// chip_top
module chip_top
  ( input          clk_i
  , input          reset_i
  , input          v_i
  , input  [31:0]  a_i
  , input  [31:0]  b_i
  , output         v_o
  , output [63:0]  c_o
  );
Settings: LEC_CHECK=0, CAP_MARGIN=30, CELL_PAD_IN_SITES_DETAIL_PLACEMENT=1, CORE_MARGIN=2, CORE_UTILIZATION=35, CTS_CLUSTER_DIAMETER=332, CTS_CLUSTER_SIZE=86, HOLD_SLACK_MARGIN=0.12, MAX_ROUTING_LAYER=met5, MIN_ROUTING_LAYER=met1, PLACE_DENSITY_LB_ADDON=0.28, SETUP_SLACK_MARGIN=1.2, SLEW_MARGIN=10; clock period 13.2 ns.
run.sh (not shown) runs the stock make flow with config.mk's settings and CLKGATE_MAP_FILE=.
The first run passed the timing, DRC and antenna checks.
==> next run, changes <==
Settings changed: CAP_MARGIN 30 to 15, CELL_PAD_IN_SITES_DETAIL_PLACEMENT 1 to default, CORE_UTILIZATION 35 to 69, CTS_CLUSTER_DIAMETER 332 to default, CTS_CLUSTER_SIZE 86 to 37, HOLD_SLACK_MARGIN 0.12 to default, MAX_ROUTING_LAYER met5 to default, MIN_ROUTING_LAYER met1 to default, PLACE_DENSITY_LB_ADDON 0.28 to default, SETUP_SLACK_MARGIN 1.2 to default, SLEW_MARGIN 10 to 20.
Clock period 13.2 ns to 6.12 ns, I/O delays scaled along.
Effect:
- Now the flow completed and failed the layout checks on negative setup slack
- worst setup slack is worse by 7200 ps
- clock-buffer cell count increases by 2
- worst hold slack is better by 11 ps
- routed wire length increases by 35%
==> next run, changes <==
Settings changed: CAP_MARGIN 15 to 20, CORE_UTILIZATION 69 to 40, CTS_CLUSTER_SIZE 37 to default.
Clock period 6.12 ns to 7.35 ns, I/O delays scaled along.
The changed run completed without violations.
Area after synthesis stays the same.
Final cell count grows by about 7%.
Die area grows by 71%.
==> next run, changes <==
Settings changed: CAP_MARGIN 20 to 40, CORE_UTILIZATION 40 to 72.
Clock period 7.35 ns to 7.27 ns, I/O delays scaled along.
What happened:
- With this change the flow produced a layout that fails on negative setup slack
- sequential share of layout area rises by 0.41 points
- cell count falls by 12%
- design area falls by 4.2%
- first-iteration DRC count rises by 65%
- area after synthesis stays the same
- setup slack is worse by 120 ps


Setup of build 53:
chip_top again, from the RTL that the note above started with.
clock: 7.5 ns
lec_check: 0
abc_area: 0
cap_margin: 20
cell_pad_in_sites_global_placement: 3
core_aspect_ratio: 1.98
core_margin: 9
core_utilization: 40
cts_cluster_diameter: 391
cts_cluster_size: 84
hold_slack_margin: 0.14
max_routing_layer: met5
min_routing_layer: met2
place_density_lb_addon: 0.17
setup_slack_margin: 0.34
slew_margin: 20
The flow for build 53 finished, though final verification flagged negative setup slack.
Relative to build 53, the following input files were edited for build 18:
# build 53
export LEC_CHECK = 0
export ABC_AREA = 0
export CAP_MARGIN = 20
export CELL_PAD_IN_SITES_GLOBAL_PLACEMENT = 3
export CORE_ASPECT_RATIO = 1.98
export CORE_MARGIN = 9
export CORE_UTILIZATION = 40
export CTS_CLUSTER_DIAMETER = 391
export CTS_CLUSTER_SIZE = 84
export HOLD_SLACK_MARGIN = 0.14
export MAX_ROUTING_LAYER = met5
export MIN_ROUTING_LAYER = met2
export PLACE_DENSITY_LB_ADDON = 0.17
export SETUP_SLACK_MARGIN = 0.34
export SLEW_MARGIN = 20
create_clock -name core_clock -period 7.5 [get_ports {clk_i}]
# build 18
export LEC_CHECK = 0
export CAP_MARGIN = 20
export CORE_MARGIN = 2
export CORE_UTILIZATION = 62
export CTS_CLUSTER_DIAMETER = 234
export CTS_CLUSTER_SIZE = 100
export SLEW_MARGIN = 20
create_clock -name core_clock -period 7.5 [get_ports {clk_i}]
Results
Build 18 finished every stage and its layout cleared the timing, DRC and antenna checks. From the logs: build 53 reached the end of the flow and failed the layout checks with negative setup slack. A cell with the biggest individual delay on the critical path of sky130_fd_sc_hd__fa_2 is what build 53 shows, while sky130_fd_sc_hd__fa_1 belongs to build 18. Diff build 53 -> build 18: share of cell area taken by flip-flops and latches up 0.66 points; die area down about 40%. Summary — growth of design area from synthesis to finish, build 18 relative to build 53: lower, by 12 points.
The inputs of build 50 differ from those of build 18 as listed below.
# build 18
export LEC_CHECK = 0
export CAP_MARGIN = 20
export CORE_MARGIN = 2
export CORE_UTILIZATION = 62
export CTS_CLUSTER_DIAMETER = 234
export CTS_CLUSTER_SIZE = 100
export SLEW_MARGIN = 20
create_clock -name core_clock -period 7.5 [get_ports {clk_i}]
# build 50
export LEC_CHECK = 0
export CAP_MARGIN = 20
export CELL_PAD_IN_SITES_GLOBAL_PLACEMENT = 3
export CORE_MARGIN = 2
export CORE_UTILIZATION = 40
export CTS_CLUSTER_SIZE = 57
export HOLD_SLACK_MARGIN = 0.14
export MIN_ROUTING_LAYER = met2
export SLEW_MARGIN = 20
create_clock -name core_clock -period 7.5 [get_ports {clk_i}]
### Flow results
What the final checks of build 50 revealed, after a flow that finished every stage, was a layout that fails on negative setup slack.
Cmp build 50 and build 18 / logic share of the area / higher: build 18
Comparing build 50 against build 18, there is no change at all in aggregate global routing overflow.
What build 36 does differently from build 50 at the input level:
# build 50
export LEC_CHECK = 0
export CAP_MARGIN = 20
export CELL_PAD_IN_SITES_GLOBAL_PLACEMENT = 3
export CORE_MARGIN = 2
export CORE_UTILIZATION = 40
export CTS_CLUSTER_SIZE = 57
export HOLD_SLACK_MARGIN = 0.14
export MIN_ROUTING_LAYER = met2
export SLEW_MARGIN = 20
create_clock -name core_clock -period 7.5 [get_ports {clk_i}]
# build 36
export LEC_CHECK = 0
export ABC_AREA = 1
export CAP_MARGIN = 20
export CELL_PAD_IN_SITES_GLOBAL_PLACEMENT = 3
export CORE_MARGIN = 2
export CORE_UTILIZATION = 30
export CTS_CLUSTER_DIAMETER = 253
export CTS_CLUSTER_SIZE = 96
export PLACE_DENSITY = 0.87
export SLEW_MARGIN = 0
export TNS_END_PERCENT = 25
create_clock -name core_clock -period 7.5 [get_ports {clk_i}]
Results
Build 50 → build 36: routed wire length on met2 went down 9.7%; design area went down 0.76%; initial antenna violation count went down 3; area fraction of clock buffers and clock inverters held. From build 50 to build 36 the numbers moved as follows: wire length of the first global-routing pass went up by 0.82%; area of the multi-input gates went down by about 4%. The sole clean run among build 50 and build 36 is build 36.


The RTL this note starts from:
==> flow/design.v <==
module multiplier #(parameter width_p="inv")
  ( input      [width_p-1:0] a_i
  , input      [width_p-1:0] b_i
  , output [(2*width_p)-1:0] c_o
  );
  assign c_o = a_i * b_i;
endmodule
module chip_top
  ( input          clk_i
  , input          reset_i
  , input          v_i
  , input  [31:0]  a_i
  , input  [31:0]  b_i
  , output         v_o
  , output [63:0]  c_o
  );
  reg        v_r, v_o_r;
  reg [31:0] a_r, b_r;
  reg [63:0] c_r;
  wire [63:0] c_n;
  multiplier #(.width_p(32)) MULT
    (.a_i(a_r)
    ,.b_i(b_r)
    ,.c_o(c_n)
    );
  always @(posedge clk_i) begin
    if (reset_i) begin
      v_r   <= 1'b0;
      v_o_r <= 1'b0;
    end else begin
      v_r   <= v_i;
      v_o_r <= v_r;
    end
    a_r <= a_i;
    b_r <= b_i;
    c_r <= c_n;
  end
  assign v_o = v_o_r;
  assign c_o = c_r;
endmodule
==> flow/config.mk <==
export PLATFORM = sky130hd
export DESIGN_NAME = chip_top
export DESIGN_NICKNAME = chip_top
export VERILOG_FILES = /design/flow/design.v
export SDC_FILE = /design/flow/constraint.sdc
export NUM_CORES = 4
export LEC_CHECK = 0
export CAP_MARGIN = 20
export CORE_MARGIN = 2
export CORE_UTILIZATION = 65
export HOLD_SLACK_MARGIN = 0.3
export SETUP_SLACK_MARGIN = -0.2
export SLEW_MARGIN = 20
export TNS_END_PERCENT = 40
==> flow/constraint.sdc <==
create_clock -name core_clock -period 6.19 [get_ports {clk_i}]
set_input_delay 1.2380 -clock core_clock [delete_from_list [all_inputs] [get_ports {clk_i}]]
set_output_delay 1.2380 -clock core_clock [all_outputs]
set_load 0.01 [all_outputs]
The first run finished but fails on setup timing.
Then changed:
Settings changed: CORE_UTILIZATION 65 to 40, HOLD_SLACK_MARGIN 0.3 to not set, SETUP_SLACK_MARGIN -0.2 to not set, TNS_END_PERCENT 40 to not set.
Clock period 6.19 ns to 7.5 ns, I/O delays scaled along.
Outcome:
- This time the run finished with timing, DRC and antenna clean
- worst hold slack hardly moves
- clock skew grows by 0.018 ns
- global-route usage went down by 17 points
- routed wire length shrinks by 9.0%
Then changed:
Settings changed: CORE_UTILIZATION 40 to 48, CTS_CLUSTER_SIZE set to 15, SETUP_SLACK_MARGIN set to -0.7.
Effect: This time the run completed and failed the layout checks on setup timing. Non-clock buffer count came out lower by 22. Worst setup slack is worse by 0.64 ns. Die area decreases by 16%. Via count stays flat. Register-to-register slack degrades by 0.64 ns.


v9:
Starts from the design.v that is shown in full above.
make LEC_CHECK=0 CAP_MARGIN=0 CORE_ASPECT_RATIO=0.5 CORE_MARGIN=2 CORE_UTILIZATION=70 CTS_CLUSTER_DIAMETER=234 CTS_CLUSTER_SIZE=100 SLEW_MARGIN=20 TNS_END_PERCENT=10 finish   # period 7.5 ns
Every stage of the flow completed for v9, and the final layout passed the timing, DRC and antenna checks.
Input-level comparison between v41 and v9:
Settings: a change of TNS_END_PERCENT from 10 to 25; a change of CTS_CLUSTER_SIZE from 100 to 96; a change of CTS_CLUSTER_DIAMETER from 234 to 235; an added ABC_AREA of 1; a change of SLEW_MARGIN from 20 to 10; a change of CORE_UTILIZATION from 70 to 47.
Notes after the runs:
Worst setup path endpoint: c_r[27] -> v41, c_r[60] -> v9. Largest fanout of any net on the critical path was higher in the run labelled v9. From v9 to v41 the numbers moved as follows: first-pass GRT wire length higher; highest attainable clock frequency moved up; initial antenna violation count rose by 1.
The inputs of v2 differ from those of v41 as listed below.
Settings: a deleted CORE_ASPECT_RATIO that had been 0.5; a change of CAP_MARGIN from 0 to 20; a change of SLEW_MARGIN from 10 to 0.
[summary]
Core utilization: v2 vs v41 — no meaningful difference. Re max-slew headroom at the worst pin: v41 and v2 aren't equal, and the lower value belongs to v2. v2 ended with every stage complete and zero timing, DRC or antenna violations. v41 → v2: non-clock buffer count picked up an extra 12; cell count lost 20; post-synthesis to final-layout area growth neither gained nor lost much; number of antenna violations at the first check in global routing lost 4.
[inputs] v28 vs v2
Settings: PLACE_DENSITY_LB_ADDON: unset -> 0.24; CORE_UTILIZATION: 47 -> 72.
[summary]
- On sequential fraction of total cell area, v28 and v2 are neck and neck.
- The length of routed wiring on met1 number comes out lower for v28 vs v2.
- Diff v2 -> v28 | setup slack after placement | increase of 0.026 ns
- Hold slack: v28 and v2 compared, lower one is v28
- The lower insertion delay of the later-clocked pin in the worst-skew pair came out of v28.
- Comparing v28 and v2, routed wire length is lower on v28.
- On layout buffering overhead excluding clock cells: v28 sits below v2.
- Compared with v2, number of well taps in v28 decreased by more than a quarter.


Setup of lane 1:
RTL: the design.v shown in full above, as it stands there.
clock: 7.5 ns
lec_check: 0
abc_area: 1
cap_margin: 20
core_aspect_ratio: 1.31
core_margin: 2
core_utilization: 32
cts_cluster_diameter: 301
cts_cluster_size: 96
slew_margin: 0
tns_end_percent: 25
Lane 1 completed; timing, DRC and antenna clean
[inputs] lane 2 vs lane 1
Settings: TNS_END_PERCENT changed from 25 to 10; SLEW_MARGIN changed from 0 to 20; CORE_UTILIZATION changed from 32 to 70; CTS_CLUSTER_DIAMETER changed from 301 to 234; CORE_ASPECT_RATIO removed (was 1.31); ABC_AREA removed (was 1); CAP_MARGIN changed from 20 to 0; CTS_CLUSTER_SIZE changed from 96 to 100.
--- outcome ---
In the reports for lane 2 and lane 1, the larger first-pass iteration count of the detailed router belongs to lane 2.
The number of instances resized during post-cts repair reported for lane 2 is greater than that of lane 1 by 22.
Delta (lane 2 minus lane 1): chip height now sits lower; post-synthesis share of cell area spent on and-or and or-and gates now larger.
Summary of lane 2 over lane 1: maximum fanout along the worst path lost 1; cell total in the yosys stat output lost 1,265.


Setup of job 5456:
Starts from the design.v that is shown in full above.
Settings: LEC_CHECK=0, CAP_MARGIN=20, CORE_MARGIN=2, CORE_UTILIZATION=58, HOLD_SLACK_MARGIN=0.3, SETUP_SLACK_MARGIN=1.22, SLEW_MARGIN=20, TNS_END_PERCENT=40; clock period 4.25 ns.
Complete run, failing final checks: job 5456, reason negative setup slack.
What job 5643 does differently from job 5456 at the input level:
# job 5456
export LEC_CHECK = 0
export CAP_MARGIN = 20
export CORE_MARGIN = 2
export CORE_UTILIZATION = 58
export HOLD_SLACK_MARGIN = 0.3
export SETUP_SLACK_MARGIN = 1.22
export SLEW_MARGIN = 20
export TNS_END_PERCENT = 40
create_clock -name core_clock -period 4.25 [get_ports {clk_i}]
# job 5643
export LEC_CHECK = 0
export CAP_MARGIN = 40
export CORE_MARGIN = 2
export CORE_UTILIZATION = 72
export SLEW_MARGIN = 20
create_clock -name core_clock -period 7.05 [get_ports {clk_i}]
Notes after the runs:
The flow completed for job 5643, but it is not clean: the layout still shows negative setup slack.
Compared with job 5456, job 5643 degrades clock skew.
From job 5456 to job 5643 the numbers moved as follows: sequential cell area share went up by 0.24 points.
The faster design of the two is job 5456; job 5643 tops out lower.
Of the two values seen for topmost layer with routed signal wires, met5 was produced by job 5643 and met4 by job 5456.
Changes in job 5013 relative to job 5643:
# job 5643
export LEC_CHECK = 0
export CAP_MARGIN = 40
export CORE_MARGIN = 2
export CORE_UTILIZATION = 72
export SLEW_MARGIN = 20
create_clock -name core_clock -period 7.05 [get_ports {clk_i}]
# job 5013
export LEC_CHECK = 0
export CAP_MARGIN = 20
export CORE_MARGIN = 2
export CORE_UTILIZATION = 72
export PLACE_DENSITY = 0.67
export SLEW_MARGIN = 20
create_clock -name core_clock -period 7.06 [get_ports {clk_i}]
==> comparison <==
- Job 5013 vs job 5643 on wire length: job 5013 is the lower one.
- Job 5013 vs job 5643 — number of clock buffers in the layout rose 2.
- Taking job 5643 as the reference point, the final area of job 5013 falls by 640 µm².
- ~same clock tree cell share of total cell area in job 5643 and job 5013
- [flow] job 5013 | stages: complete | final checks: fail | reason: negative setup slack
- Diff job 5643 -> job 5013: combined global-route utilization of all metal layers down 2.5 points, met1 usage down 1.5 points, total length of routed met2 wires down 6.1%.
diff inputs: job 5013 => job 7070
# job 5013
export LEC_CHECK = 0
export CAP_MARGIN = 20
export CORE_MARGIN = 2
export CORE_UTILIZATION = 72
export PLACE_DENSITY = 0.67
export SLEW_MARGIN = 20
create_clock -name core_clock -period 7.06 [get_ports {clk_i}]
# job 7070
export LEC_CHECK = 0
export CAP_MARGIN = 20
export CORE_MARGIN = 2
export CORE_UTILIZATION = 25
export SLEW_MARGIN = 20
create_clock -name core_clock -period 7.35 [get_ports {clk_i}]
==> comparison <==
Met1 layer wirelength in the final routing (lower): job 5013
Job 7070 vs job 5013: non-clock buffer count up
Against job 5013 as the reference, job 7070 delivers a lower wire length.
To summarise job 7070: no stage aborted, but the layout did not pass its checks, failing on negative setup slack.
Job 5013: flow complete, layout not clean; failing: negative setup slack
Job 5013 -> job 7070: post-synthesis share of cell area spent on and-or and or-and gates delta 0, exact match
Job 7070 ended with less utilization after layout than job 5013.
Job 5013 vs job 7070, launch point of the critical path: a_r[11] vs a_r[14]
[inputs] job 8365 vs job 7070
# job 7070
export LEC_CHECK = 0
export CAP_MARGIN = 20
export CORE_MARGIN = 2
export CORE_UTILIZATION = 25
export SLEW_MARGIN = 20
create_clock -name core_clock -period 7.35 [get_ports {clk_i}]
# job 8365
export LEC_CHECK = 0
export CAP_MARGIN = 20
export CORE_MARGIN = 2
export CORE_UTILIZATION = 65
export CTS_CLUSTER_SIZE = 45
export PLACE_DENSITY_LB_ADDON = 0.0
export SLEW_MARGIN = 20
create_clock -name core_clock -period 4.04 [get_ports {clk_i}]
==> results <==
What the final checks of job 8365 revealed, after a flow that finished every stage, was a layout that fails on negative setup slack. Completing all stages was not enough for job 7070: its layout failed the final checks because of negative setup slack. Run comparison: job 7070 slowest cell on the critical path sky130_fd_sc_hd__fa_2; job 8365 slowest cell on the critical path sky130_fd_sc_hd__fa_1. Run comparison: job 7070 top layer reached by signal wires met4; job 8365 top layer reached by signal wires met5. Count of filler cells inserted in the layout, job 8365 and job 7070: higher on job 7070. Taking job 7070 as the reference, in job 8365 worst setup slack saw a decrease, global-route usage saw an increase.
